$ cat design/flow/config.mk
export PLATFORM = sky130hd
export DESIGN_NAME = convolution_stage2
export DESIGN_NICKNAME = convolution_stage2
export VERILOG_FILES = /design/flow/design.v
export SDC_FILE = /design/flow/constraint.sdc
export NUM_CORES = 4
export LEC_CHECK = 0
export ABC_AREA = 0
export CAP_MARGIN = 20
export CORE_MARGIN = 2
export CORE_UTILIZATION = 72
export GPL_ROUTABILITY_DRIVEN = 1
export MAX_ROUTING_LAYER = met5
export PLACE_DENSITY_LB_ADDON = 0.28
export SETUP_SLACK_MARGIN = 3.01
export SLEW_MARGIN = 20
export TNS_END_PERCENT = 45
$ cat design/flow/constraint.sdc
create_clock -name core_clock -period 10.3 [get_ports {clk}]
set_input_delay 2.0600 -clock core_clock [delete_from_list [all_inputs] [get_ports {clk}]]
set_output_delay 2.0600 -clock core_clock [all_outputs]
set_load 0.01 [all_outputs]
$ cat design/flow/design.v
`timescale 1ns / 1ps
module convolution_stage2 (
          in1,
          in2,
          in3,
          in4,
          in5,
          in6,
          in7,
          in8,
          clk,
          rst,
          start,
          conv_out
  );
input [99:0] in1, in2, in3, in4, in5, in6, in7, in8;
input         clk, rst, start;
output reg [7:0] conv_out;
wire  [3:0]  in1_1, in1_2, in1_3, in1_4, in1_5, in1_6, in1_7, in1_8, in1_9, in1_10, in1_11, in1_12, in1_13;
wire [3:0]   in1_14, in1_15, in1_16, in1_17, in1_18, in1_19, in1_20, in1_21, in1_22, in1_23, in1_24, in1_25;
wire  [3:0]  in2_1, in2_2, in2_3, in2_4, in2_5, in2_6, in2_7, in2_8, in2_9, in2_10, in2_11, in2_12, in2_13;
wire [3:0]   in2_14, in2_15, in2_16, in2_17, in2_18, in2_19, in2_20, in2_21, in2_22, in2_23, in2_24, in2_25;
wire  [3:0]  in3_1, in3_2, in3_3, in3_4, in3_5, in3_6, in3_7, in3_8, in3_9, in3_10, in3_11, in3_12, in3_13;
wire [3:0]   in3_14, in3_15, in3_16, in3_17, in3_18, in3_19, in3_20, in3_21, in3_22, in3_23, in3_24, in3_25;
wire  [3:0]  in4_1, in4_2, in4_3, in4_4, in4_5, in4_6, in4_7, in4_8, in4_9, in4_10, in4_11, in4_12, in4_13;
wire [3:0]   in4_14, in4_15, in4_16, in4_17, in4_18, in4_19, in4_20, in4_21, in4_22, in4_23, in4_24, in4_25;
wire  [3:0]  in5_1, in5_2, in5_3, in5_4, in5_5, in5_6, in5_7, in5_8, in5_9, in5_10, in5_11, in5_12, in5_13;
wire [3:0]   in5_14, in5_15, in5_16, in5_17, in5_18, in5_19, in5_20, in5_21, in5_22, in5_23, in5_24, in5_25;
wire  [3:0]  in6_1, in6_2, in6_3, in6_4, in6_5, in6_6, in6_7, in6_8, in6_9, in6_10, in6_11, in6_12, in6_13;
wire [3:0]   in6_14, in6_15, in6_16, in6_17, in6_18, in6_19, in6_20, in6_21, in6_22, in6_23, in6_24, in6_25;
wire  [3:0]  in7_1, in7_2, in7_3, in7_4, in7_5, in7_6, in7_7, in7_8, in7_9, in7_10, in7_11, in7_12, in7_13;
wire [3:0]   in7_14, in7_15, in7_16, in7_17, in7_18, in7_19, in7_20, in7_21, in7_22, in7_23, in7_24, in7_25;
wire  [3:0]  in8_1, in8_2, in8_3, in8_4, in8_5, in8_6, in8_7, in8_8, in8_9, in8_10, in8_11, in8_12, in8_13;
wire [3:0]   in8_14, in8_15, in8_16, in8_17, in8_18, in8_19, in8_20, in8_21, in8_22, in8_23, in8_24, in8_25;
wire [8:0]   sum1, sum2, sum3, sum4;
wire  [7:0]  mul1_1, mul1_2, mul1_3, mul1_4, mul1_5, mul1_6, mul1_7, mul1_8, mul1_9, mul1_10, mul1_11, mul1_12, mul1_13;
wire [7:0]   mul1_14, mul1_15, mul1_16, mul1_17, mul1_18, mul1_19, mul1_20, mul1_21, mul1_22, mul1_23, mul1_24, mul1_25;
wire  [7:0]  mul2_1, mul2_2, mul2_3, mul2_4, mul2_5, mul2_6, mul2_7, mul2_8, mul2_9, mul2_10, mul2_11, mul2_12, mul2_13;
wire [7:0]   mul2_14, mul2_15, mul2_16, mul2_17, mul2_18, mul2_19, mul2_20, mul2_21, mul2_22, mul2_23, mul2_24, mul2_25;
wire  [7:0]  mul3_1, mul3_2, mul3_3, mul3_4, mul3_5, mul3_6, mul3_7, mul3_8, mul3_9, mul3_10, mul3_11, mul3_12, mul3_13;
wire [7:0]   mul3_14, mul3_15, mul3_16, mul3_17, mul3_18, mul3_19, mul3_20, mul3_21, mul3_22, mul3_23, mul3_24, mul3_25;
wire  [7:0]  mul4_1, mul4_2, mul4_3, mul4_4, mul4_5, mul4_6, mul4_7, mul4_8, mul4_9, mul4_10, mul4_11, mul4_12, mul4_13;
wire [7:0]   mul4_14, mul4_15, mul4_16, mul4_17, mul4_18, mul4_19, mul4_20, mul4_21, mul4_22, mul4_23, mul4_24, mul4_25;
wire [8:0]   temp_out;
always @ ( posedge clk ) begin
  if (rst) begin
  conv_out  <=  0;
  end
  else
    begin
      conv_out <= temp_out[7:0];
    end
end
assign in1_1 	= (start) ? in1[99:96]   	: 4'h0;
assign in1_2 	= (start) ? in1[95:92]   	: 4'h0;
assign in1_3 	= (start) ? in1[91:88]   	: 4'h0;
assign in1_4 	= (start) ? in1[87:84]   	: 4'h0;
assign in1_5 	= (start) ? in1[83:80]   	: 4'h0;
assign in1_6 	= (start) ? in1[79:76]   	: 4'h0;
assign in1_7 	= (start) ? in1[75:72]   	: 4'h0;
assign in1_8 	= (start) ? in1[71:68]   	: 4'h0;
assign in1_9 	= (start) ? in1[67:64]   	: 4'h0;
assign in1_10 	= (start) ? in1[63:60]  	: 4'h0;
assign in1_11 	= (start) ? in1[59:56]  	: 4'h0;
assign in1_12 	= (start) ? in1[55:52]  	: 4'h0;
assign in1_13 	= (start) ? in1[51:48]  	: 4'h0;
assign in1_14	= (start) ? in1[47:44]  	: 4'h0;
assign in1_15 	= (start) ? in1[43:40]  	: 4'h0;
assign in1_16 	= (start) ? in1[39:36]  	: 4'h0;
assign in1_17 	= (start) ? in1[35:32]  	: 4'h0;
assign in1_18 	= (start) ? in1[31:28]  	: 4'h0;
assign in1_19 	= (start) ? in1[27:24]  	: 4'h0;
assign in1_20 	= (start) ? in1[23:20]  	: 4'h0;
assign in1_21 	= (start) ? in1[19:16]  	: 4'h0;
assign in1_22 	= (start) ? in1[15:12]  	: 4'h0;
assign in1_23 	= (start) ? in1[11:8]   	: 4'h0;
assign in1_24 	= (start) ? in1[7:4]    	: 4'h0;
assign in1_25 	= (start) ? in1[3:0]   		: 4'h0;
assign in2_1 	= (start) ? in2[99:96]   	: 4'h0;
assign in2_2 	= (start) ? in2[95:92]   	: 4'h0;
assign in2_3 	= (start) ? in2[91:88]   	: 4'h0;
assign in2_4 	= (start) ? in2[87:84]   	: 4'h0;
assign in2_5 	= (start) ? in2[83:80]   	: 4'h0;
assign in2_6 	= (start) ? in2[79:76]   	: 4'h0;
assign in2_7 	= (start) ? in2[75:72]   	: 4'h0;
assign in2_8 	= (start) ? in2[71:68]   	: 4'h0;
assign in2_9 	= (start) ? in2[67:64]   	: 4'h0;
assign in2_10 	= (start) ? in2[63:60]  	: 4'h0;
assign in2_11 	= (start) ? in2[59:56]  	: 4'h0;
assign in2_12 	= (start) ? in2[55:52]  	: 4'h0;
assign in2_13 	= (start) ? in2[51:48]  	: 4'h0;
assign in2_14	= (start) ? in2[47:44]  	: 4'h0;
assign in2_15 	= (start) ? in2[43:40]  	: 4'h0;
assign in2_16 	= (start) ? in2[39:36]  	: 4'h0;
assign in2_17 	= (start) ? in2[35:32]  	: 4'h0;
assign in2_18 	= (start) ? in2[31:28]  	: 4'h0;
assign in2_19 	= (start) ? in2[27:24]  	: 4'h0;
assign in2_20 	= (start) ? in2[23:20]  	: 4'h0;
assign in2_21 	= (start) ? in2[19:16]  	: 4'h0;
assign in2_22 	= (start) ? in2[15:12]  	: 4'h0;
assign in2_23 	= (start) ? in2[11:8]   	: 4'h0;
assign in2_24 	= (start) ? in2[7:4]    	: 4'h0;
assign in2_25 	= (start) ? in2[3:0]   		: 4'h0;
assign in3_1 	= (start) ? in3[99:96]   	: 4'h0;
assign in3_2 	= (start) ? in3[95:92]   	: 4'h0;
assign in3_3 	= (start) ? in3[91:88]   	: 4'h0;
assign in3_4 	= (start) ? in3[87:84]   	: 4'h0;
assign in3_5 	= (start) ? in3[83:80]   	: 4'h0;
assign in3_6 	= (start) ? in3[79:76]   	: 4'h0;
assign in3_7 	= (start) ? in3[75:72]   	: 4'h0;
assign in3_8 	= (start) ? in3[71:68]   	: 4'h0;
assign in3_9 	= (start) ? in3[67:64]   	: 4'h0;
assign in3_10 	= (start) ? in3[63:60]  	: 4'h0;
assign in3_11 	= (start) ? in3[59:56]  	: 4'h0;
assign in3_12 	= (start) ? in3[55:52]  	: 4'h0;
assign in3_13 	= (start) ? in3[51:48]  	: 4'h0;
assign in3_14	= (start) ? in3[47:44]  	: 4'h0;
assign in3_15 	= (start) ? in3[43:40]  	: 4'h0;
assign in3_16 	= (start) ? in3[39:36]  	: 4'h0;
assign in3_17 	= (start) ? in3[35:32]  	: 4'h0;
assign in3_18 	= (start) ? in3[31:28]  	: 4'h0;
assign in3_19 	= (start) ? in3[27:24]  	: 4'h0;
assign in3_20 	= (start) ? in3[23:20]  	: 4'h0;
assign in3_21 	= (start) ? in3[19:16]  	: 4'h0;
assign in3_22 	= (start) ? in3[15:12]  	: 4'h0;
assign in3_23 	= (start) ? in3[11:8]   	: 4'h0;
assign in3_24 	= (start) ? in3[7:4]    	: 4'h0;
assign in3_25 	= (start) ? in3[3:0]   		: 4'h0;
assign in4_1 	= (start) ? in4[99:96]   	: 4'h0;
assign in4_2 	= (start) ? in4[95:92]   	: 4'h0;
assign in4_3 	= (start) ? in4[91:88]   	: 4'h0;
assign in4_4 	= (start) ? in4[87:84]   	: 4'h0;
assign in4_5 	= (start) ? in4[83:80]   	: 4'h0;
assign in4_6 	= (start) ? in4[79:76]   	: 4'h0;
assign in4_7 	= (start) ? in4[75:72]   	: 4'h0;
assign in4_8 	= (start) ? in4[71:68]   	: 4'h0;
assign in4_9 	= (start) ? in4[67:64]   	: 4'h0;
assign in4_10 	= (start) ? in4[63:60]  	: 4'h0;
assign in4_11 	= (start) ? in4[59:56]  	: 4'h0;
assign in4_12 	= (start) ? in4[55:52]  	: 4'h0;
assign in4_13 	= (start) ? in4[51:48]  	: 4'h0;
assign in4_14	= (start) ? in4[47:44]  	: 4'h0;
assign in4_15 	= (start) ? in4[43:40]  	: 4'h0;
assign in4_16 	= (start) ? in4[39:36]  	: 4'h0;
assign in4_17 	= (start) ? in4[35:32]  	: 4'h0;
assign in4_18 	= (start) ? in4[31:28]  	: 4'h0;
assign in4_19 	= (start) ? in4[27:24]  	: 4'h0;
assign in4_20 	= (start) ? in4[23:20]  	: 4'h0;
assign in4_21 	= (start) ? in4[19:16]  	: 4'h0;
assign in4_22 	= (start) ? in4[15:12]  	: 4'h0;
assign in4_23 	= (start) ? in4[11:8]   	: 4'h0;
assign in4_24 	= (start) ? in4[7:4]    	: 4'h0;
assign in4_25 	= (start) ? in4[3:0]   		: 4'h0;
assign in5_1 	= (start) ? in5[99:96]   	: 4'h0;
assign in5_2 	= (start) ? in5[95:92]   	: 4'h0;
assign in5_3 	= (start) ? in5[91:88]   	: 4'h0;
assign in5_4 	= (start) ? in5[87:84]   	: 4'h0;
assign in5_5 	= (start) ? in5[83:80]   	: 4'h0;
assign in5_6 	= (start) ? in5[79:76]   	: 4'h0;
assign in5_7 	= (start) ? in5[75:72]   	: 4'h0;
assign in5_8 	= (start) ? in5[71:68]   	: 4'h0;
assign in5_9 	= (start) ? in5[67:64]   	: 4'h0;
assign in5_10 	= (start) ? in5[63:60]  	: 4'h0;
assign in5_11 	= (start) ? in5[59:56]  	: 4'h0;
assign in5_12 	= (start) ? in5[55:52]  	: 4'h0;
assign in5_13 	= (start) ? in5[51:48]  	: 4'h0;
assign in5_14	= (start) ? in5[47:44]  	: 4'h0;
assign in5_15 	= (start) ? in5[43:40]  	: 4'h0;
assign in5_16 	= (start) ? in5[39:36]  	: 4'h0;
assign in5_17 	= (start) ? in5[35:32]  	: 4'h0;
assign in5_18 	= (start) ? in5[31:28]  	: 4'h0;
assign in5_19 	= (start) ? in5[27:24]  	: 4'h0;
assign in5_20 	= (start) ? in5[23:20]  	: 4'h0;
assign in5_21 	= (start) ? in5[19:16]  	: 4'h0;
assign in5_22 	= (start) ? in5[15:12]  	: 4'h0;
assign in5_23 	= (start) ? in5[11:8]   	: 4'h0;
assign in5_24 	= (start) ? in5[7:4]    	: 4'h0;
assign in5_25 	= (start) ? in5[3:0]   		: 4'h0;
assign in6_1 	= (start) ? in6[99:96]   	: 4'h0;
assign in6_2 	= (start) ? in6[95:92]   	: 4'h0;
assign in6_3 	= (start) ? in6[91:88]   	: 4'h0;
assign in6_4 	= (start) ? in6[87:84]   	: 4'h0;
assign in6_5 	= (start) ? in6[83:80]   	: 4'h0;
assign in6_6 	= (start) ? in6[79:76]   	: 4'h0;
assign in6_7 	= (start) ? in6[75:72]   	: 4'h0;
assign in6_8 	= (start) ? in6[71:68]   	: 4'h0;
assign in6_9 	= (start) ? in6[67:64]   	: 4'h0;
assign in6_10 	= (start) ? in6[63:60]  	: 4'h0;
assign in6_11 	= (start) ? in6[59:56]  	: 4'h0;
assign in6_12 	= (start) ? in6[55:52]  	: 4'h0;
assign in6_13 	= (start) ? in6[51:48]  	: 4'h0;
assign in6_14	= (start) ? in6[47:44]  	: 4'h0;
assign in6_15 	= (start) ? in6[43:40]  	: 4'h0;
assign in6_16 	= (start) ? in6[39:36]  	: 4'h0;
assign in6_17 	= (start) ? in6[35:32]  	: 4'h0;
assign in6_18 	= (start) ? in6[31:28]  	: 4'h0;
assign in6_19 	= (start) ? in6[27:24]  	: 4'h0;
assign in6_20 	= (start) ? in6[23:20]  	: 4'h0;
assign in6_21 	= (start) ? in6[19:16]  	: 4'h0;
assign in6_22 	= (start) ? in6[15:12]  	: 4'h0;
assign in6_23 	= (start) ? in6[11:8]   	: 4'h0;
assign in6_24 	= (start) ? in6[7:4]    	: 4'h0;
assign in6_25 	= (start) ? in6[3:0]   		: 4'h0;
assign in7_1 	= (start) ? in7[99:96]   	: 4'h0;
assign in7_2 	= (start) ? in7[95:92]   	: 4'h0;
assign in7_3 	= (start) ? in7[91:88]   	: 4'h0;
assign in7_4 	= (start) ? in7[87:84]   	: 4'h0;
assign in7_5 	= (start) ? in7[83:80]   	: 4'h0;
assign in7_6 	= (start) ? in7[79:76]   	: 4'h0;
assign in7_7 	= (start) ? in7[75:72]   	: 4'h0;
assign in7_8 	= (start) ? in7[71:68]   	: 4'h0;
assign in7_9 	= (start) ? in7[67:64]   	: 4'h0;
assign in7_10 	= (start) ? in7[63:60]  	: 4'h0;
assign in7_11 	= (start) ? in7[59:56]  	: 4'h0;
assign in7_12 	= (start) ? in7[55:52]  	: 4'h0;
assign in7_13 	= (start) ? in7[51:48]  	: 4'h0;
assign in7_14	= (start) ? in7[47:44]  	: 4'h0;
assign in7_15 	= (start) ? in7[43:40]  	: 4'h0;
assign in7_16 	= (start) ? in7[39:36]  	: 4'h0;
assign in7_17 	= (start) ? in7[35:32]  	: 4'h0;
assign in7_18 	= (start) ? in7[31:28]  	: 4'h0;
assign in7_19 	= (start) ? in7[27:24]  	: 4'h0;
assign in7_20 	= (start) ? in7[23:20]  	: 4'h0;
assign in7_21 	= (start) ? in7[19:16]  	: 4'h0;
assign in7_22 	= (start) ? in7[15:12]  	: 4'h0;
assign in7_23 	= (start) ? in7[11:8]   	: 4'h0;
assign in7_24 	= (start) ? in7[7:4]    	: 4'h0;
assign in7_25 	= (start) ? in7[3:0]   		: 4'h0;
assign in8_1 	= (start) ? in8[99:96]   	: 4'h0;
assign in8_2 	= (start) ? in8[95:92]   	: 4'h0;
assign in8_3 	= (start) ? in8[91:88]   	: 4'h0;
assign in8_4 	= (start) ? in8[87:84]   	: 4'h0;
assign in8_5 	= (start) ? in8[83:80]   	: 4'h0;
assign in8_6 	= (start) ? in8[79:76]   	: 4'h0;
assign in8_7 	= (start) ? in8[75:72]   	: 4'h0;
assign in8_8 	= (start) ? in8[71:68]   	: 4'h0;
assign in8_9 	= (start) ? in8[67:64]   	: 4'h0;
assign in8_10 	= (start) ? in8[63:60]  	: 4'h0;
assign in8_11 	= (start) ? in8[59:56]  	: 4'h0;
assign in8_12 	= (start) ? in8[55:52]  	: 4'h0;
assign in8_13 	= (start) ? in8[51:48]  	: 4'h0;
assign in8_14	= (start) ? in8[47:44]  	: 4'h0;
assign in8_15 	= (start) ? in8[43:40]  	: 4'h0;
assign in8_16 	= (start) ? in8[39:36]  	: 4'h0;
assign in8_17 	= (start) ? in8[35:32]  	: 4'h0;
assign in8_18 	= (start) ? in8[31:28]  	: 4'h0;
assign in8_19 	= (start) ? in8[27:24]  	: 4'h0;
assign in8_20 	= (start) ? in8[23:20]  	: 4'h0;
assign in8_21 	= (start) ? in8[19:16]  	: 4'h0;
assign in8_22 	= (start) ? in8[15:12]  	: 4'h0;
assign in8_23 	= (start) ? in8[11:8]   	: 4'h0;
assign in8_24 	= (start) ? in8[7:4]    	: 4'h0;
assign in8_25 	= (start) ? in8[3:0]   		: 4'h0;
assign mul1_1 = (start) ? (in1_1 * in5_1) : 8'h00;
assign mul1_2 = (start) ? (in1_2 * in5_2) : 8'h00;
assign mul1_3 = (start) ? (in1_3 * in5_3) : 8'h00;
assign mul1_4 = (start) ? (in1_4 * in5_4) : 8'h00;
assign mul1_5 = (start) ? (in1_5 * in5_5) : 8'h00;
assign mul1_6 = (start) ? (in1_6 * in5_6) : 8'h00;
assign mul1_7 = (start) ? (in1_7 * in5_7) : 8'h00;
assign mul1_8 = (start) ? (in1_8 * in5_8) : 8'h00;
assign mul1_9 = (start) ? (in1_9 * in5_9) : 8'h00;
assign mul1_10 = (start) ? (in1_10 * in5_10) : 8'h00;
assign mul1_11 = (start) ? (in1_11 * in5_11) : 8'h00;
assign mul1_12 = (start) ? (in1_12 * in5_12) : 8'h00;
assign mul1_13 = (start) ? (in1_13 * in5_13) : 8'h00;
assign mul1_14 = (start) ? (in1_14 * in5_14) : 8'h00;
assign mul1_15 = (start) ? (in1_15 * in5_15) : 8'h00;
assign mul1_16 = (start) ? (in1_16 * in5_16) : 8'h00;
assign mul1_17 = (start) ? (in1_17 * in5_17) : 8'h00;
assign mul1_18 = (start) ? (in1_18 * in5_18) : 8'h00;
assign mul1_19 = (start) ? (in1_19 * in5_19) : 8'h00;
assign mul1_20 = (start) ? (in1_20 * in5_20) : 8'h00;
assign mul1_21 = (start) ? (in1_21 * in5_21) : 8'h00;
assign mul1_22 = (start) ? (in1_22 * in5_22) : 8'h00;
assign mul1_23 = (start) ? (in1_23 * in5_23) : 8'h00;
assign mul1_24 = (start) ? (in1_24 * in5_24) : 8'h00;
assign mul1_25 = (start) ? (in1_25 * in5_25) : 8'h00;
assign mul2_1 = (start) ? (in2_1 * in6_1) : 8'h00;
assign mul2_2 = (start) ? (in2_2 * in6_2) : 8'h00;
assign mul2_3 = (start) ? (in2_3 * in6_3) : 8'h00;
assign mul2_4 = (start) ? (in2_4 * in6_4) : 8'h00;
assign mul2_5 = (start) ? (in2_5 * in6_5) : 8'h00;
assign mul2_6 = (start) ? (in2_6 * in6_6) : 8'h00;
assign mul2_7 = (start) ? (in2_7 * in6_7) : 8'h00;
assign mul2_8 = (start) ? (in2_8 * in6_8) : 8'h00;
assign mul2_9 = (start) ? (in2_9 * in6_9) : 8'h00;
assign mul2_10 = (start) ? (in2_10 * in6_10) : 8'h00;
assign mul2_11 = (start) ? (in2_11 * in6_11) : 8'h00;
assign mul2_12 = (start) ? (in2_12 * in6_12) : 8'h00;
assign mul2_13 = (start) ? (in2_13 * in6_13) : 8'h00;
assign mul2_14 = (start) ? (in2_14 * in6_14) : 8'h00;
assign mul2_15 = (start) ? (in2_15 * in6_15) : 8'h00;
assign mul2_16 = (start) ? (in2_16 * in6_16) : 8'h00;
assign mul2_17 = (start) ? (in2_17 * in6_17) : 8'h00;
assign mul2_18 = (start) ? (in2_18 * in6_18) : 8'h00;
assign mul2_19 = (start) ? (in2_19 * in6_19) : 8'h00;
assign mul2_20 = (start) ? (in2_20 * in6_20) : 8'h00;
assign mul2_21 = (start) ? (in2_21 * in6_21) : 8'h00;
assign mul2_22 = (start) ? (in2_22 * in6_22) : 8'h00;
assign mul2_23 = (start) ? (in2_23 * in6_23) : 8'h00;
assign mul2_24 = (start) ? (in2_24 * in6_24) : 8'h00;
assign mul2_25 = (start) ? (in2_25 * in6_25) : 8'h00;
assign mul3_1 = (start) ? (in3_1 * in7_1) : 8'h00;
assign mul3_2 = (start) ? (in3_2 * in7_2) : 8'h00;
assign mul3_3 = (start) ? (in3_3 * in7_3) : 8'h00;
assign mul3_4 = (start) ? (in3_4 * in7_4) : 8'h00;
assign mul3_5 = (start) ? (in3_5 * in7_5) : 8'h00;
assign mul3_6 = (start) ? (in3_6 * in7_6) : 8'h00;
assign mul3_7 = (start) ? (in3_7 * in7_7) : 8'h00;
assign mul3_8 = (start) ? (in3_8 * in7_8) : 8'h00;
assign mul3_9 = (start) ? (in3_9 * in7_9) : 8'h00;
assign mul3_10 = (start) ? (in3_10 * in7_10) : 8'h00;
assign mul3_11 = (start) ? (in3_11 * in7_11) : 8'h00;
assign mul3_12 = (start) ? (in3_12 * in7_12) : 8'h00;
assign mul3_13 = (start) ? (in3_13 * in7_13) : 8'h00;
assign mul3_14 = (start) ? (in3_14 * in7_14) : 8'h00;
assign mul3_15 = (start) ? (in3_15 * in7_15) : 8'h00;
assign mul3_16 = (start) ? (in3_16 * in7_16) : 8'h00;
assign mul3_17 = (start) ? (in3_17 * in7_17) : 8'h00;
assign mul3_18 = (start) ? (in3_18 * in7_18) : 8'h00;
assign mul3_19 = (start) ? (in3_19 * in7_19) : 8'h00;
assign mul3_20 = (start) ? (in3_20 * in7_20) : 8'h00;
assign mul3_21 = (start) ? (in3_21 * in7_21) : 8'h00;
assign mul3_22 = (start) ? (in3_22 * in7_22) : 8'h00;
assign mul3_23 = (start) ? (in3_23 * in7_23) : 8'h00;
assign mul3_24 = (start) ? (in3_24 * in7_24) : 8'h00;
assign mul3_25 = (start) ? (in3_25 * in7_25) : 8'h00;
assign mul4_1 = (start) ? (in4_1 * in8_1) : 8'h00;
assign mul4_2 = (start) ? (in4_2 * in8_2) : 8'h00;
assign mul4_3 = (start) ? (in4_3 * in8_3) : 8'h00;
assign mul4_4 = (start) ? (in4_4 * in8_4) : 8'h00;
assign mul4_5 = (start) ? (in4_5 * in8_5) : 8'h00;
assign mul4_6 = (start) ? (in4_6 * in8_6) : 8'h00;
assign mul4_7 = (start) ? (in4_7 * in8_7) : 8'h00;
assign mul4_8 = (start) ? (in4_8 * in8_8) : 8'h00;
assign mul4_9 = (start) ? (in4_9 * in8_9) : 8'h00;
assign mul4_10 = (start) ? (in4_10 * in8_10) : 8'h00;
assign mul4_11 = (start) ? (in4_11 * in8_11) : 8'h00;
assign mul4_12 = (start) ? (in4_12 * in8_12) : 8'h00;
assign mul4_13 = (start) ? (in4_13 * in8_13) : 8'h00;
assign mul4_14 = (start) ? (in4_14 * in8_14) : 8'h00;
assign mul4_15 = (start) ? (in4_15 * in8_15) : 8'h00;
assign mul4_16 = (start) ? (in4_16 * in8_16) : 8'h00;
assign mul4_17 = (start) ? (in4_17 * in8_17) : 8'h00;
assign mul4_18 = (start) ? (in4_18 * in8_18) : 8'h00;
assign mul4_19 = (start) ? (in4_19 * in8_19) : 8'h00;
assign mul4_20 = (start) ? (in4_20 * in8_20) : 8'h00;
assign mul4_21 = (start) ? (in4_21 * in8_21) : 8'h00;
assign mul4_22 = (start) ? (in4_22 * in8_22) : 8'h00;
assign mul4_23 = (start) ? (in4_23 * in8_23) : 8'h00;
assign mul4_24 = (start) ? (in4_24 * in8_24) : 8'h00;
assign mul4_25 = (start) ? (in4_25 * in8_25) : 8'h00;
assign sum1 = mul1_1 + mul1_2 + mul1_3 + mul1_4 + mul1_5 + mul1_6 + mul1_7 + mul1_8 + mul1_9 + mul1_10 + mul1_11 + mul1_12 + mul1_13 + mul1_14 +
              mul1_15 + mul1_16 + mul1_17 + mul1_18 + mul1_19 + mul1_20 + mul1_21 + mul1_22 + mul1_23 + mul1_24 + mul1_25;
assign sum2 = mul2_1 + mul2_2 + mul2_3 + mul2_4 + mul2_5 + mul2_6 + mul2_7 + mul2_8 + mul2_9 + mul2_10 + mul2_11 + mul2_12 + mul2_13 + mul2_14 +
              mul2_15 + mul2_16 + mul2_17 + mul2_18 + mul2_19 + mul2_20 + mul2_21 + mul2_22 + mul2_23 + mul2_24 + mul2_25;
assign sum3 = mul3_1 + mul3_2 + mul3_3 + mul3_4 + mul3_5 + mul3_6 + mul3_7 + mul3_8 + mul3_9 + mul3_10 + mul3_11 + mul3_12 + mul3_13 + mul3_14 +
              mul3_15 + mul3_16 + mul3_17 + mul3_18 + mul3_19 + mul3_20 + mul3_21 + mul3_22 + mul3_23 + mul3_24 + mul3_25;
assign sum4 = mul4_1 + mul4_2 + mul4_3 + mul4_4 + mul4_5 + mul4_6 + mul4_7 + mul4_8 + mul4_9 + mul4_10 + mul4_11 + mul4_12 + mul4_13 + mul4_14 +
              mul4_15 + mul4_16 + mul4_17 + mul4_18 + mul4_19 + mul4_20 + mul4_21 + mul4_22 + mul4_23 + mul4_24 + mul4_25;
assign temp_out = sum1  + sum2 + sum3  + sum4;
endmodule  
$ cat design/flow/run.sh
#!/bin/bash
# the make line also repeats each setting of config.mk as NAME=value (left out here)
make -C /OpenROAD-flow-scripts/flow DESIGN_CONFIG=/design/flow/config.mk WORK_HOME=/design/flow/orfs CLKGATE_MAP_FILE= finish
==> out/metrics.csv, run 1 <==
stage;metric;value;unit
synth;Adder Area Share;56.8;%
synth;yosys cell count;7243;
clock_tree;clock tree buffer depth;2;
synth;Basic Gates by Area;19.6;%
floorplan;Core Area;86600;um2
synth;most common cell in the netlist;ha_1;
floorplan;Die W;299;um
synth;register bit total from synthesis;8;
clock_tree;H-tree depth;1;
synth;largest area contributor in the netlist;fa_1;
synth;Synth logic family;adder cells;
global_route;GRT Overall Usage;89.5;%
synth;Cell Type Count;32;
clock_tree;TritonCTS Sinks;8;
status;Error;[ERROR GRT-0116] Global routing finished with congestion. Check the congestion regions in the DRC Viewer.;
synth;biggest area cells;fa_1, ha_1, and3_1, inv_1, xnor2_1;
synth;yosys stat chip area;62800;um2
synth;asr flop ratio synth;0;%
synth;Post-synth EDFFs;0;
clock_tree;CTS root buffer;clkbuf_16;
status;outcome;aborted with a tool error;
clock_tree;TritonCTS Buffers;3;
synth;Mux area share;0;%
placement;dpl ws;-2480;ps
clock_tree;CTS hold repair buffers;0;
floorplan;floorplan core density;72.5;%
floorplan;Ports;811;
floorplan;chip area;89600;um2
synth;cell count after synthesis;7243;
placement;GPL Wtd Cong;1.09;
placement;IO Port Bufs;810;
synth;aoi share;6.29;%
synth;mapped cell area;62800;um2
synth;synth warn;1;
floorplan;Std-Cell Rows;108;
synth;Seq share, synth;0.255;%
synth;area share, top type;31.6;%
floorplan;Die Y;299;um
status;Exit stage;global routing (5_1_grt);
synth;syn_nets;10304;
placement;post-DP HPWL;229000;um
placement;placed cell area;81000;um2
synth;Top FF cell, synth;dfxtp_1;
global_route;grt total ovfl;1660;
synth;xor+xnor area frac;8.14;%
synth;Commonest cells post-synth;ha_1, inv_1, and3_1;
synth;syn_area_per_cell;8.67;um2
## stage by stage
| stage | setup TNS [ps] | util (%) | std cells |
|---|---|---|---|
| 2_1_floorplan | -3090 | - | 7243 |
| 3_3_place_gp | -6620 | 93.5 | 10169 |
| 3_5_place_dp | -8880 | 93.5 | 10169 |
| 4_1_cts | -5710 | 94.5 | 10196 |
## what timing repair did
item,CTS
pin swaps,85
buffers inserted,15
resized,108
setup endpoints to repair,7
gates cloned,9
## routing by layer
layer | GRT overflow | GRT usage [%]
met1 | 22 | 84.6
met5 | 0 | 43.4
met4 | 560 | 97.8
met3 | 14 | 79.0
met2 | 1064 | 104
==> inputs of run 2 (changes only) <==
ABC_AREA = unset   (was 0)
CORE_UTILIZATION = 68   (was 72)
GPL_ROUTABILITY_DRIVEN = unset   (was 1)
MAX_ROUTING_LAYER = unset   (was met5)
PLACE_DENSITY_LB_ADDON = unset   (was 0.28)
SETUP_SLACK_MARGIN = unset   (was 3.01)
TNS_END_PERCENT = unset   (was 45)
clock period = 11.5 ns   (was 10.3 ns; I/O delays follow)
==> out/metrics.csv, run 2 <==
stage;metric;value;unit;change
floorplan;Ports;811;;unchanged
final_layout;Synth-to-Final Area Change;30.3;%;
timing;cycle use final;114;%;
flow_run;stage-log warning count;31;;
timing;final hold slack;2830;ps;
setup_path;type of the worst setup path;input port to flop;;
routing;drt first pass iters;10;;
hold_path;worst hold start;rst;;
routing;DRC violation count after routing;0;;
timing;Final setup viols;4;;
synth;Post-synth EDFFs;0;;unchanged
synth;Mux area share;0;%;unchanged
routing;remaining antenna violation count;0;;
floorplan;Std-Cell Rows;111;;was 108
synth;asr flop ratio synth;0;%;unchanged
final_layout;Fillers;4448;;
hold_path;hold crit path type;input port to flop;;
synth;synth warn;1;;unchanged
setup_path;Critical Path Start;start;;
routing;Via Count;63276;;
global_route;vias in the first global route;66798;;
synth;largest area contributor in the netlist;fa_1;;unchanged
timing;RSZ-0062 raised after global routing;yes;;
final_layout;design area;81800;um2;
final_layout;# nets final;12070;;
synth;yosys stat chip area;62800;um2;unchanged
synth;yosys cell count;7243;;unchanged
timing;Final Hold Vio Count;0;;
routing;drt wl/cell;23.2;um;
clock_tree;H-tree depth;1;;unchanged
synth;Cell Type Count;32;;unchanged
floorplan;chip area;94800;um2;was 89600 um2
timing;post-route setup slack;-1580;ps;
synth;most common cell in the netlist;ha_1;;unchanged
synth;Synth logic family;adder cells;;unchanged
timing;fmax;0.0765;GHz;
setup_path;CP Capture Type;flop;;
clock_tree;TritonCTS Buffers;3;;unchanged
synth;Basic Gates by Area;19.6;%;unchanged
synth;biggest area cells;fa_1, ha_1, and3_1, inv_1, xnor2_1;;unchanged
global_route;GRT Overall Usage;48.3;%;
placement;dpl ws;-1440;ps;was -2480 ps
synth;Commonest cells post-synth;ha_1, inv_1, and3_1;;unchanged
floorplan;Die Y;308;um;was 299 um
setup_path;CP arrival;13240;ps;
synth;Seq share, synth;0.255;%;unchanged
global_route;antenna violations before repair;58;;
timing;Slew headroom;20.0;%;
clock_tree;TritonCTS Sinks;8;;unchanged
timing;max-slew violations;0;;
setup_path;CP Capture Point;conv_out[7]$_SDFF_PP0_;;
setup_path;CP max-delay cell;fa_1;;
synth;syn_area_per_cell;8.67;um2;unchanged
floorplan;Die W;308;um;was 299 um
routing;initial drt markers;6082;;
synth;Top FF cell, synth;dfxtp_1;;unchanged
hold_path;hold endpoint;conv_out[6]$_SDFF_PP0_;;
global_route;global-route wire length before repair;353000;um;
setup_path;CP max stage delay;840;ps;
synth;syn_nets;10304;;unchanged
clock_tree;clock tree buffer depth;2;;unchanged
final_layout;Layout Utilization;89.3;%;
placement;GPL Wtd Cong;1.08;;was 1.09
setup_path;Worst setup SP type;input port;;
setup_path;critical path fanouts, max;21;;
placement;IO Port Bufs;810;;unchanged
placement;post-DP HPWL;200000;um;was 229000 um
timing;fin crit period;13080;ps;
synth;xor+xnor area frac;8.14;%;unchanged
global_route;largest net degree at the start of global routing;61;;
clock_tree;CTS root buffer;clkbuf_16;;unchanged
flow_run;max-cap violations;0;;
synth;area share, top type;31.6;%;unchanged
status;SO Faults;negative setup slack;;
setup_path;crit path DRT;11670;ps;
floorplan;floorplan core density;68.5;%;was 72.5%
clock_tree;CTS tree;done;;
synth;register bit total from synthesis;8;;unchanged
status;outcome;complete, but fails checks;;was aborted with a tool error
timing;Least-Margin Pin Slew;1190;ps;
setup_path;CP delay by family, top;adder cells;;
clock_tree;CTS hold repair buffers;0;;unchanged
routing;Routed WL;238000;um;
setup_path;WP buf/inv;13;;
floorplan;Core Area;91700;um2;was 86600 um2
synth;aoi share;6.29;%;unchanged
setup_path;Crit path depth;40;;
global_route;grt total ovfl;0;;
placement;placed cell area;80800;um2;was 81000 um2
routing;Via density;6.18;;
synth;Adder Area Share;56.8;%;unchanged
clock_tree;CTS clk-pin slew, worst paths;40;ps;
synth;mapped cell area;62800;um2;unchanged
setup_path;most frequent CP cell;fa_1;;
synth;cell count after synthesis;7243;;unchanged
hold_path;Hold Path Cell Cnt;2;;
run 2: layout make-up:
type	count	area [um2]	share of cell area, %
tap	1186	1480	1.81
sequential	8	160	0.196
inverter	1246	4680	5.72
antenna	50	125	0.153
multi-input combinational	5745	57600	70.4
timing repair buffer	2005	17700	21.7
clock buffer	3	75.1	0.0917
run 2: metal layers:
layer | track usage [%] | wire length (um)
met4 | 47.0 | 29100
met2 | 78.4 | 107000
met5 | 0 | 213
met1 | 49.3 | 75100
met3 | 14.4 | 26000
run 2: stage by stage:
step	cells	setup TNS, ps
after floorplan	7243	-402
after global placement	10173	-1590
after detailed placement	10173	-2680
after CTS	10187	-1230
after global routing	10222	-4020
final	10243	-3100
run 2: repair_timing:
item                                   CTS  global route
endpoints found under the hold margin    0             0
gates resized                           40            77
setup endpoints to repair                4             4
gates cloned                             6             4
pin swaps                               22            52
buffers inserted                         5             2
==> inputs of run 3 (changes only) <==
CORE_UTILIZATION = 40   (was 68)
SETUP_SLACK_MARGIN = 0.82   (was unset)
clock period = 13.5 ns   (was 11.5 ns; I/O delays follow)
==> out/metrics.csv, run 3 <==
stage;metric;value;unit;change
hold_path;hold endpoint;conv_out[4]$_SDFF_PP0_;;was conv_out[6]$_SDFF_PP0_
floorplan;chip area;160000;um2;was 94800 um2
hold_path;Hold Path Cell Cnt;2;;unchanged
hold_path;worst hold start;rst;;unchanged
setup_path;crit path DRT;13660;ps;was 11670 ps
synth;aoi share;6.29;%;unchanged
floorplan;Std-Cell Rows;145;;was 111
synth;cell count after synthesis;7243;;unchanged
synth;Seq share, synth;0.255;%;unchanged
synth;Adder Area Share;56.8;%;unchanged
hold_path;hold crit path type;input port to flop;;unchanged
placement;dpl cells;10130;;was 10173
setup_path;WP buf/inv;11;;was 13
final_layout;Fillers;15113;;was 4448
clock_tree;H-tree depth;1;;unchanged
synth;mapped cell area;62800;um2;unchanged
placement;dpl ws;-292;ps;was -1440 ps
timing;Final setup viols;0;;was 4
global_route;vias in the first global route;56526;;was 66798
clock_tree;CTS clk-pin slew, worst paths;40;ps;about the same
setup_path;Crit path depth;37;;was 40
synth;Basic Gates by Area;19.6;%;unchanged
global_route;largest net degree at the start of global routing;81;;was 61
clock_tree;CTS tree;done;;unchanged
floorplan;Ports;811;;unchanged
synth;xor+xnor area frac;8.14;%;unchanged
flow_run;max-cap violations;0;;unchanged
routing;drt wl/cell;21.7;um;was 23.2 um
timing;max-slew violations;0;;unchanged
synth;Post-synth EDFFs;0;;unchanged
final_layout;# nets final;11191;;was 12070
synth;largest area contributor in the netlist;fa_1;;unchanged
status;outcome;complete, no violations;;was complete, but fails checks
clock_tree;TritonCTS Sinks;8;;unchanged
synth;register bit total from synthesis;8;;unchanged
synth;Commonest cells post-synth;ha_1, inv_1, and3_1;;unchanged
routing;Routed WL;222000;um;was 238000 um
setup_path;Critical Path Start;start;;unchanged
setup_path;CP arrival;12960;ps;was 13240 ps
synth;yosys cell count;7243;;unchanged
routing;remaining antenna violation count;0;;unchanged
final_layout;Synth-to-Final Area Change;21.2;%;was 30.3%
setup_path;CP max stage delay;620;ps;was 840 ps
setup_path;CP Capture Point;conv_out[7]$_SDFF_PP0_;;unchanged
floorplan;Die Y;400;um;was 308 um
routing;Via Count;53728;;was 63276
synth;most common cell in the netlist;ha_1;;unchanged
setup_path;type of the worst setup path;input port to flop;;unchanged
global_route;antenna violations before repair;67;;was 58
placement;post-DP HPWL;200000;um;about the same
setup_path;critical path fanouts, max;25;;was 21
floorplan;Die W;400;um;was 308 um
setup_path;CP delay by family, top;adder cells;;unchanged
timing;post-route setup slack;697;ps;was -1580 ps
timing;cycle use final;94.8;%;was 114%
timing;Slew headroom;26.7;%;was 20.0%
setup_path;CP Capture Type;flop;;unchanged
synth;biggest area cells;fa_1, ha_1, and3_1, inv_1, xnor2_1;;unchanged
synth;Synth logic family;adder cells;;unchanged
routing;Via density;5.25;;was 6.18
placement;IO Port Bufs;810;;unchanged
timing;Least-Margin Pin Slew;1090;ps;was 1190 ps
timing;Setup TNS Final;0;ps;was -3100 ps
routing;drt first pass iters;7;;was 10
timing;RSZ-0062 raised after global routing;yes;;unchanged
floorplan;floorplan core density;40.3;%;was 68.5%
synth;area share, top type;31.6;%;unchanged
synth;syn_area_per_cell;8.67;um2;unchanged
flow_run;stage-log warning count;28;;was 31
setup_path;Worst setup SP type;input port;;unchanged
timing;Final Hold Vio Count;0;;unchanged
clock_tree;TritonCTS Buffers;3;;unchanged
synth;asr flop ratio synth;0;%;unchanged
final_layout;Layout Cells excl Fill;10230;;was 10243
clock_tree;clock tree buffer depth;2;;unchanged
timing;fin crit period;12800;ps;
synth;syn_nets;10304;;unchanged
floorplan;Core Area;156000;um2;was 91700 um2
synth;Top FF cell, synth;dfxtp_1;;unchanged
setup_path;most frequent CP cell;fa_1;;unchanged
synth;Cell Type Count;32;;unchanged
setup_path;CP max-delay cell;fa_2;;was fa_1
routing;initial drt markers;3250;;was 6082
synth;Mux area share;0;%;unchanged
placement;GPL Wtd Cong;0.968;;was 1.08
timing;fmax;0.0781;GHz;
clock_tree;CTS root buffer;clkbuf_16;;unchanged
routing;DRC violation count after routing;0;;unchanged
global_route;GRT Overall Usage;27.5;%;was 48.3%
global_route;global-route wire length before repair;339000;um;was 353000 um
synth;synth warn;1;;unchanged
global_route;grt total ovfl;0;;unchanged
synth;yosys stat chip area;62800;um2;unchanged
==> run 3: per-layer routing <==
metal	track usage (%)	up-vias	share of wire, %
li1	-	25719	-
met1	34.4	26244	41
met2	49.1	1473	50
met3	3.26	258	5.3
met4	9.06	34	3.8
met5	0	-	0.093
==> run 3: area by class of cell <==
cell class	count	area [um2]	area share (%)
multi-input combinational	5745	57400	75.4
timing repair buffer	1126	11200	14.6
inverter	1246	4680	6.15
tap	2058	2570	3.38
sequential	8	160	0.210
antenna	44	110	0.145
clock buffer	3	75.1	0.0986
==> run 3: through the flow <==
stage	area (um2)	hold slack (ps)	util (%)
global placement	74800	3450	47.9
detailed placement	74800	3440	47.9
global route	76100	3240	48.8
CTS	75900	3210	48.7
finish	76200	3210	48.8
floorplan	63000	2770	-
==> run 3: timing repair <==
action                                  in CTS  in global routing
endpoints found under the setup margin       2                  1
gates cloned                                13                  1
resized                                    260                 23
pin swaps                                  115                 15
hold buffers                                 0                  0
buffers inserted                            35                  4
==> inputs of run 4 (changes only) <==
ABC_AREA = 0   (was unset)
CORE_ASPECT_RATIO = 1.43   (was unset)
CORE_UTILIZATION = 70   (was 40)
GPL_ROUTABILITY_DRIVEN = 0   (was unset)
GPL_TIMING_DRIVEN = 1   (was unset)
MAX_ROUTING_LAYER = met5   (was unset)
SETUP_SLACK_MARGIN = -0.02   (was 0.82)
SLEW_MARGIN = 25   (was 20)
TNS_END_PERCENT = 95   (was unset)
clock period = 6.89 ns   (was 13.5 ns; I/O delays follow)
==> out/metrics.csv, run 4 <==
stage;metric;value;unit;change
status;outcome;aborted with a tool error;;was complete, no violations
status;Exit stage;global routing (5_1_grt);;
status;Error;[ERROR GRT-0116] Global routing finished with congestion. Check the congestion regions in the DRC Viewer.;;
synth;Adder Area Share;56.8;%;unchanged
floorplan;chip area;92200;um2;was 160000 um2
synth;most common cell in the netlist;ha_1;;unchanged
synth;xor+xnor area frac;8.14;%;unchanged
synth;mapped cell area;62800;um2;unchanged
synth;Post-synth EDFFs;0;;unchanged
synth;Mux area share;0;%;unchanged
synth;cell count after synthesis;7243;;unchanged
floorplan;Core Area;89000;um2;was 156000 um2
synth;Commonest cells post-synth;ha_1, inv_1, and3_1;;unchanged
floorplan;Die Y;362;um;was 400 um
clock_tree;CTS root buffer;clkbuf_16;;unchanged
synth;yosys stat chip area;62800;um2;unchanged
synth;Basic Gates by Area;19.6;%;unchanged
placement;post-DP HPWL;217000;um;was 200000 um
synth;Top FF cell, synth;dfxtp_1;;unchanged
floorplan;Die W;255;um;was 400 um
synth;asr flop ratio synth;0;%;unchanged
synth;syn_area_per_cell;8.67;um2;unchanged
placement;dpl ws;-5180;ps;was -292 ps
clock_tree;clock tree buffer depth;2;;unchanged
clock_tree;H-tree depth;1;;unchanged
synth;synth warn;1;;unchanged
synth;Seq share, synth;0.255;%;unchanged
floorplan;floorplan core density;70.6;%;was 40.3%
global_route;GRT Overall Usage;72.4;%;
global_route;grt total ovfl;47;;
synth;aoi share;6.29;%;unchanged
synth;yosys cell count;7243;;unchanged
synth;area share, top type;31.6;%;unchanged
floorplan;Std-Cell Rows;131;;was 145
synth;biggest area cells;fa_1, ha_1, and3_1, inv_1, xnor2_1;;unchanged
synth;syn_nets;10304;;unchanged
clock_tree;TritonCTS Buffers;3;;unchanged
synth;register bit total from synthesis;8;;unchanged
synth;Synth logic family;adder cells;;unchanged
placement;IO Port Bufs;810;;unchanged
clock_tree;TritonCTS Sinks;8;;unchanged
synth;largest area contributor in the netlist;fa_1;;unchanged
clock_tree;CTS hold repair buffers;0;;unchanged
synth;Cell Type Count;32;;unchanged
floorplan;Ports;811;;unchanged
[run 4: repair_timing]
| item | CTS |
|---|---|
| endpoints found under the hold margin | 0 |
| setup buffers | 16 |
| pin swaps | 182 |
| cloned | 13 |
| gates resized | 314 |
| endpoints found under the setup margin | 7 |
[run 4: per-stage QoR]
stage                     setup TNS (ps)  cell area (um2)  hold WS (ps)  instances  utilization, %
after CTS                         -22610            83100          1890      10334            93.4
after detailed placement          -26380            81800          2120      10302            91.9
after global placement            -24480            81800          2080      10302            91.9
after floorplan                   -19040            63700          1440       7243               -
[run 4: metal layers]
layer	GRT overflow	GRT usage [%]
met5	0	22.2
met3	0	53.4
met1	1	67.2
met4	21	81.6
met2	25	93.0
==> inputs of run 5 (changes only) <==
CORE_ASPECT_RATIO = 0.94   (was 1.43)
CORE_UTILIZATION = 65   (was 70)
GPL_ROUTABILITY_DRIVEN = 1   (was 0)
HOLD_SLACK_MARGIN = 0.27   (was unset)
SETUP_SLACK_MARGIN = 1.88   (was -0.02)
TNS_END_PERCENT = 20   (was 95)
clock period = 7.48 ns   (was 6.89 ns; I/O delays follow)
==> out/metrics.csv, run 5 <==
stage;metric;value;unit;change
status;outcome;complete, but fails checks;;was aborted with a tool error
status;SO Faults;negative setup slack;;
synth;largest area contributor in the netlist;fa_1;;unchanged
synth;Cell Type Count;32;;unchanged
setup_path;Crit path depth;38;;
setup_path;CP max-delay cell;fa_1;;
hold_path;hold endpoint;conv_out[4]$_SDFF_PP0_;;
routing;DRC violation count after routing;0;;
routing;Routed WL;221000;um;
timing;post-route setup slack;-4350;ps;
clock_tree;H-tree depth;1;;unchanged
floorplan;Std-Cell Rows;110;;was 131
synth;syn_area_per_cell;8.67;um2;unchanged
clock_tree;CTS root buffer;clkbuf_16;;unchanged
global_route;grt total ovfl;0;;
setup_path;crit path DRT;7640;ps;
synth;biggest area cells;fa_1, ha_1, and3_1, inv_1, xnor2_1;;unchanged
floorplan;floorplan core density;65.6;%;was 70.6%
synth;aoi share;6.29;%;unchanged
routing;initial drt markers;4725;;
placement;IO Port Bufs;810;;unchanged
synth;Basic Gates by Area;19.6;%;unchanged
floorplan;Ports;811;;unchanged
global_route;largest net degree at the start of global routing;96;;
timing;RSZ-0062 raised after global routing;yes;;
setup_path;CP delay by family, top;adder cells;;
setup_path;most frequent CP cell;fa_1;;
synth;yosys cell count;7243;;unchanged
setup_path;CP Capture Type;flop;;
synth;mapped cell area;62800;um2;unchanged
synth;yosys stat chip area;62800;um2;unchanged
global_route;GRT Overall Usage;43.4;%;
synth;Mux area share;0;%;unchanged
setup_path;WP buf/inv;9;;
routing;remaining antenna violation count;0;;
timing;Slew headroom;27.0;%;
floorplan;chip area;99200;um2;was 92200 um2
setup_path;CP max stage delay;630;ps;
routing;Via Count;61268;;
clock_tree;CTS clk-pin slew, worst paths;40;ps;
floorplan;Die W;325;um;was 255 um
flow_run;stage-log warning count;31;;
synth;Seq share, synth;0.255;%;unchanged
global_route;global-route wire length before repair;340000;um;
timing;Setup TNS Final;-20090;ps;
hold_path;hold crit path type;input port to flop;;
timing;fin crit period;11830;ps;
timing;max-slew violations;0;;
clock_tree;TritonCTS Sinks;8;;unchanged
global_route;vias in the first global route;65657;;
synth;area share, top type;31.6;%;unchanged
synth;xor+xnor area frac;8.14;%;unchanged
setup_path;Critical Path Start;in4[94];;
timing;fmax;0.0845;GHz;
clock_tree;CTS tree;done;;
synth;most common cell in the netlist;ha_1;;unchanged
synth;Commonest cells post-synth;ha_1, inv_1, and3_1;;unchanged
synth;Top FF cell, synth;dfxtp_1;;unchanged
final_layout;Layout Utilization;86.3;%;
timing;cycle use final;158;%;
routing;Via density;5.86;;
hold_path;worst hold start;rst;;
setup_path;type of the worst setup path;input port to flop;;
floorplan;Die Y;305;um;was 362 um
flow_run;max-cap violations;0;;
timing;Least-Margin Pin Slew;1080;ps;
timing;Final setup viols;7;;
synth;Adder Area Share;56.8;%;unchanged
clock_tree;clock tree buffer depth;2;;unchanged
hold_path;Hold Path Cell Cnt;2;;
routing;drt wl/cell;21.1;um;
setup_path;critical path fanouts, max;4;;
timing;Final Hold Vio Count;0;;
synth;synth warn;1;;unchanged
synth;Synth logic family;adder cells;;unchanged
final_layout;Synth-to-Final Area Change;31.5;%;
setup_path;Worst setup SP type;input port;;
final_layout;# nets final;12193;;
clock_tree;TritonCTS Buffers;3;;unchanged
placement;post-DP HPWL;196000;um;was 217000 um
synth;cell count after synthesis;7243;;unchanged
placement;GPL Wtd Cong;1.02;;
synth;register bit total from synthesis;8;;unchanged
floorplan;Core Area;95800;um2;was 89000 um2
synth;Post-synth EDFFs;0;;unchanged
synth;syn_nets;10304;;unchanged
global_route;antenna violations before repair;42;;
setup_path;CP Capture Point;conv_out[7]$_SDFF_PP0_;;
routing;drt first pass iters;6;;
synth;asr flop ratio synth;0;%;unchanged
setup_path;CP arrival;11990;ps;
-- run 5: routing by layer --
metal | up-vias | share of wire [%] | GRT usage [%]
met5 | - | 0.036 | 0
met1 | 29541 | 35 | 47.9
met2 | 2902 | 47 | 73.7
li1 | 27786 | - | -
met4 | 14 | 10 | 36.6
met3 | 1025 | 7.6 | 7.09
-- run 5: layout make-up --
| class | count | area, um2 |
|---|---|---|
| Multi-Input combinational cell | 5745 | 57400 |
| Timing Repair Buffer | 2128 | 18600 |
| Fill cell | 5533 | 13200 |
| Inverter | 1246 | 4680 |
| Tap cell | 1288 | 1610 |
| Sequential cell | 8 | 160 |
| Antenna cell | 38 | 95.1 |
| Clock buffer | 3 | 75.1 |
-- run 5: per-stage QoR --
stage / std cells / area (um2) / setup slack (ps) / hold slack, ps
final: 10456 / 82600 / -4350 / 2080
after global routing: 10446 / 82600 / -4600 / 2090
after detailed placement: 10404 / 82000 / -4550 / 2250
after CTS: 10409 / 82200 / -4220 / 2060
after floorplan: 7243 / 63600 / -3620 / 1560
after global placement: 10404 / 82000 / -4270 / 2230
-- run 5: repair_timing --
item / in CTS / in global routing
hold endpoints to repair: 0 / 0
gates cloned: 2 / 6
hold buffers: 0 / 0
endpoints found under the setup margin: 8 / 8
buffers inserted: 0 / 3
resized: 20 / 38
pin swaps: 13 / 19
==> inputs of run 6 (changes only) <==
ABC_AREA = 1   (was 0)
CAP_MARGIN = 35   (was 20)
CELL_PAD_IN_SITES_DETAIL_PLACEMENT = 2   (was unset)
CORE_ASPECT_RATIO = 1.96   (was 0.94)
CORE_UTILIZATION = 48   (was 65)
GPL_ROUTABILITY_DRIVEN = 0   (was 1)
GPL_TIMING_DRIVEN = 0   (was 1)
HOLD_SLACK_MARGIN = unset   (was 0.27)
SETUP_SLACK_MARGIN = 0.7   (was 1.88)
TNS_END_PERCENT = unset   (was 20)
clock period = 14.0 ns   (was 7.48 ns; I/O delays follow)
==> out/metrics.csv, run 6 <==
stage;metric;value;unit;change
synth;register bit total from synthesis;8;;unchanged
floorplan;Core Area;138000;um2;was 95800 um2
floorplan;Ports;811;;unchanged
synth;Seq share, synth;0.241;%;was 0.255%
synth;cell count after synthesis;9524;;was 7243
synth;asr flop ratio synth;0;%;unchanged
synth;Mux area share;0;%;unchanged
synth;xor+xnor area frac;2.21;%;was 8.14%
synth;aoi share;6.18;%;was 6.29%
synth;Basic Gates by Area;24.1;%;was 19.6%
synth;Commonest cells post-synth;inv_1, nand2_1, nor2_1;;was ha_1, inv_1, and3_1
synth;most common cell in the netlist;inv_1;;was ha_1
status;outcome;aborted with a tool error;;was complete, but fails checks
synth;biggest area cells;fa_1, ha_1, inv_1, nand2_1, nor2_1;;was fa_1, ha_1, and3_1, inv_1, xnor2_1
synth;synth warn;1;;unchanged
synth;yosys cell count;9524;;was 7243
status;Error;[ERROR DPL-0033] detailed placement checks failed during check placement.;;
synth;Cell Type Count;39;;was 32
synth;Top FF cell, synth;dfxtp_1;;unchanged
floorplan;Die W;270;um;was 325 um
synth;Adder Area Share;53.6;%;was 56.8%
status;Exit stage;detailed placement (3_5_place_dp);;
synth;syn_area_per_cell;6.99;um2;was 8.67 um2
placement;IO Port Bufs;809;;was 810
synth;Synth logic family;adder cells;;unchanged
floorplan;Std-Cell Rows;191;;was 110
floorplan;Die Y;525;um;was 305 um
synth;yosys stat chip area;66600;um2;was 62800 um2
floorplan;floorplan core density;48.3;%;was 65.6%
synth;mapped cell area;66600;um2;was 62800 um2
synth;syn_nets;12585;;was 10304
synth;largest area contributor in the netlist;fa_1;;unchanged
floorplan;chip area;142000;um2;was 99200 um2
synth;Post-synth EDFFs;0;;unchanged
synth;area share, top type;29.8;%;was 31.6%
==> run 6: through the flow <==
step | cell area (um2) | setup WS [ps] | TNS, ps | hold WS (ps)
floorplan | 66600 | 705 | 0 | 3080
global placement | 77000 | -3500 | -10980 | 3280
==> inputs of run 7 (changes only) <==
ABC_AREA = 0   (was 1)
CAP_MARGIN = 20   (was 35)
CELL_PAD_IN_SITES_DETAIL_PLACEMENT = unset   (was 2)
CELL_PAD_IN_SITES_GLOBAL_PLACEMENT = 2   (was unset)
CORE_ASPECT_RATIO = 0.5   (was 1.96)
CORE_MARGIN = 4   (was 2)
CTS_CLUSTER_DIAMETER = 331   (was unset)
CTS_CLUSTER_SIZE = 43   (was unset)
GPL_TIMING_DRIVEN = 1   (was 0)
HOLD_SLACK_MARGIN = 0.06   (was unset)
PLACE_DENSITY = 0.81   (was unset)
SETUP_SLACK_MARGIN = 1.68   (was 0.7)
TNS_END_PERCENT = 15   (was unset)
clock period = 10.2 ns   (was 14.0 ns; I/O delays follow)
==> out/metrics.csv, run 7 <==
stage;metric;value;unit;change
status;outcome;complete, but fails checks;;was aborted with a tool error
status;SO Faults;negative setup slack;;
setup_path;CP Capture Type;flop;;
floorplan;Core Area;129000;um2;was 138000 um2
synth;Adder Area Share;56.8;%;was 53.6%
synth;Top FF cell, synth;dfxtp_1;;unchanged
timing;max-slew violations;0;;
synth;Basic Gates by Area;19.6;%;was 24.1%
floorplan;floorplan core density;48.6;%;was 48.3%
routing;metal1 wirelength;83300;um;
routing;highest routing layer actually used;met5;;
timing;fmax;0.0827;GHz;
setup_path;CP Capture Point;conv_out[7]$_SDFF_PP0_;;
global_route;antenna violations before repair;47;;
routing;routed length on met3;10300;um;
final_layout;design area;81600;um2;
timing;Least-Margin Pin Slew;1120;ps;
routing;drt first pass iters;6;;
final_layout;Layout Utilization;63.2;%;
global_route;GRT Overall Usage;29.9;%;
flow_run;stage-log warning count;31;;
synth;mapped cell area;62800;um2;was 66600 um2
setup_path;CP max stage delay;590;ps;
timing;Final Hold Vio Count;0;;
hold_path;worst hold start;rst;;
clock_tree;H-tree depth;1;;
timing;final hold slack;2560;ps;
clock_tree;CTS tree;done;;
synth;Seq share, synth;0.255;%;was 0.241%
floorplan;Die Y;264;um;was 525 um
setup_path;Worst setup SP type;input port;;
global_route;largest net degree at the start of global routing;50;;
synth;area share, top type;31.6;%;was 29.8%
setup_path;CP max-delay cell;fa_1;;
floorplan;Die W;520;um;was 270 um
routing;initial drt markers;3559;;
synth;Synth logic family;adder cells;;unchanged
synth;yosys cell count;7243;;was 9524
setup_path;type of the worst setup path;input port to flop;;
synth;largest area contributor in the netlist;fa_1;;unchanged
setup_path;WP buf/inv;8;;
synth;biggest area cells;fa_1, ha_1, and3_1, inv_1, xnor2_1;;was fa_1, ha_1, inv_1, nand2_1, nor2_1
synth;aoi share;6.29;%;was 6.18%
setup_path;crit path DRT;10360;ps;
hold_path;hold endpoint;conv_out[2]$_SDFF_PP0_;;
routing;Via Count;57081;;
floorplan;Ports;811;;unchanged
global_route;grt total ovfl;0;;
clock_tree;TritonCTS Sinks;8;;
placement;placed cell area;80800;um2;
timing;post-route setup slack;-1890;ps;
synth;yosys stat chip area;62800;um2;was 66600 um2
synth;Cell Type Count;32;;was 39
timing;Final setup viols;5;;
synth;most common cell in the netlist;ha_1;;was inv_1
routing;DRC violation count after routing;0;;
placement;dpl ws;-2530;ps;
synth;Commonest cells post-synth;ha_1, inv_1, and3_1;;was inv_1, nand2_1, nor2_1
global_route;global-route wire length before repair;325000;um;
placement;IO Port Bufs;810;;was 809
final_layout;Synth-to-Final Area Change;30.0;%;
clock_tree;CTS root buffer;clkbuf_16;;
floorplan;Std-Cell Rows;93;;was 191
synth;Mux area share;0;%;unchanged
synth;asr flop ratio synth;0;%;unchanged
clock_tree;CTS clk-pin slew, worst paths;40;ps;
routing;Routed WL;210000;um;
routing;drt wl/cell;19.7;um;
clock_tree;clock tree buffer depth;2;;
setup_path;most frequent CP cell;fa_1;;
synth;register bit total from synthesis;8;;unchanged
routing;Via density;5.34;;
placement;post-DP HPWL;191000;um;
synth;cell count after synthesis;7243;;was 9524
setup_path;Crit path depth;36;;
floorplan;chip area;137000;um2;was 142000 um2
synth;synth warn;1;;unchanged
setup_path;CP delay by family, top;adder cells;;
setup_path;Critical Path Start;start;;
flow_run;max-cap violations;0;;
timing;RSZ-0062 raised after global routing;yes;;
global_route;vias in the first global route;61819;;
synth;xor+xnor area frac;8.14;%;was 2.21%
hold_path;Hold Path Cell Cnt;2;;
timing;fin crit period;12090;ps;
hold_path;hold crit path type;input port to flop;;
synth;Post-synth EDFFs;0;;unchanged
setup_path;CP arrival;12250;ps;
setup_path;critical path fanouts, max;16;;
clock_tree;TritonCTS Buffers;3;;
synth;syn_area_per_cell;8.67;um2;was 6.99 um2
synth;syn_nets;10304;;was 12585
timing;cycle use final;119;%;
routing;DR WL met2;108000;um;
final_layout;# nets final;11962;;
routing;remaining antenna violation count;0;;
timing;Setup TNS Final;-5480;ps;
timing;Slew headroom;24.7;%;
==> run 7: metrics by stage <==
stage	instances
5_1_grt	10695
2_1_floorplan	7243
3_3_place_gp	10640
6_report	10699
3_5_place_dp	10640
4_1_cts	10650
==> run 7: area by class of cell <==
class	count	area, um2
Clock buffer	3	75.1
Timing Repair Buffer	1897	16900
Multi-Input combinational cell	5745	57500
Tap cell	1757	2200
Antenna cell	43	108
Inverter	1246	4680
Fill cell	11157	47600
Sequential cell	8	160
==> run 7: metal layers <==
layer | track usage (%) | vias to the layer above
li1 | - | 27302
met1 | 36.3 | 28099
met2 | 55.4 | 1346
met3 | 2.09 | 330
met4 | 11.1 | 4
met5 | 0 | -
==> run 7: repair_timing <==
action	CTS	global route
cloned	6	4
resized	75	34
endpoints found under the setup margin	7	7
setup buffers	1	2
hold buffers	0	0
pin swaps	57	31
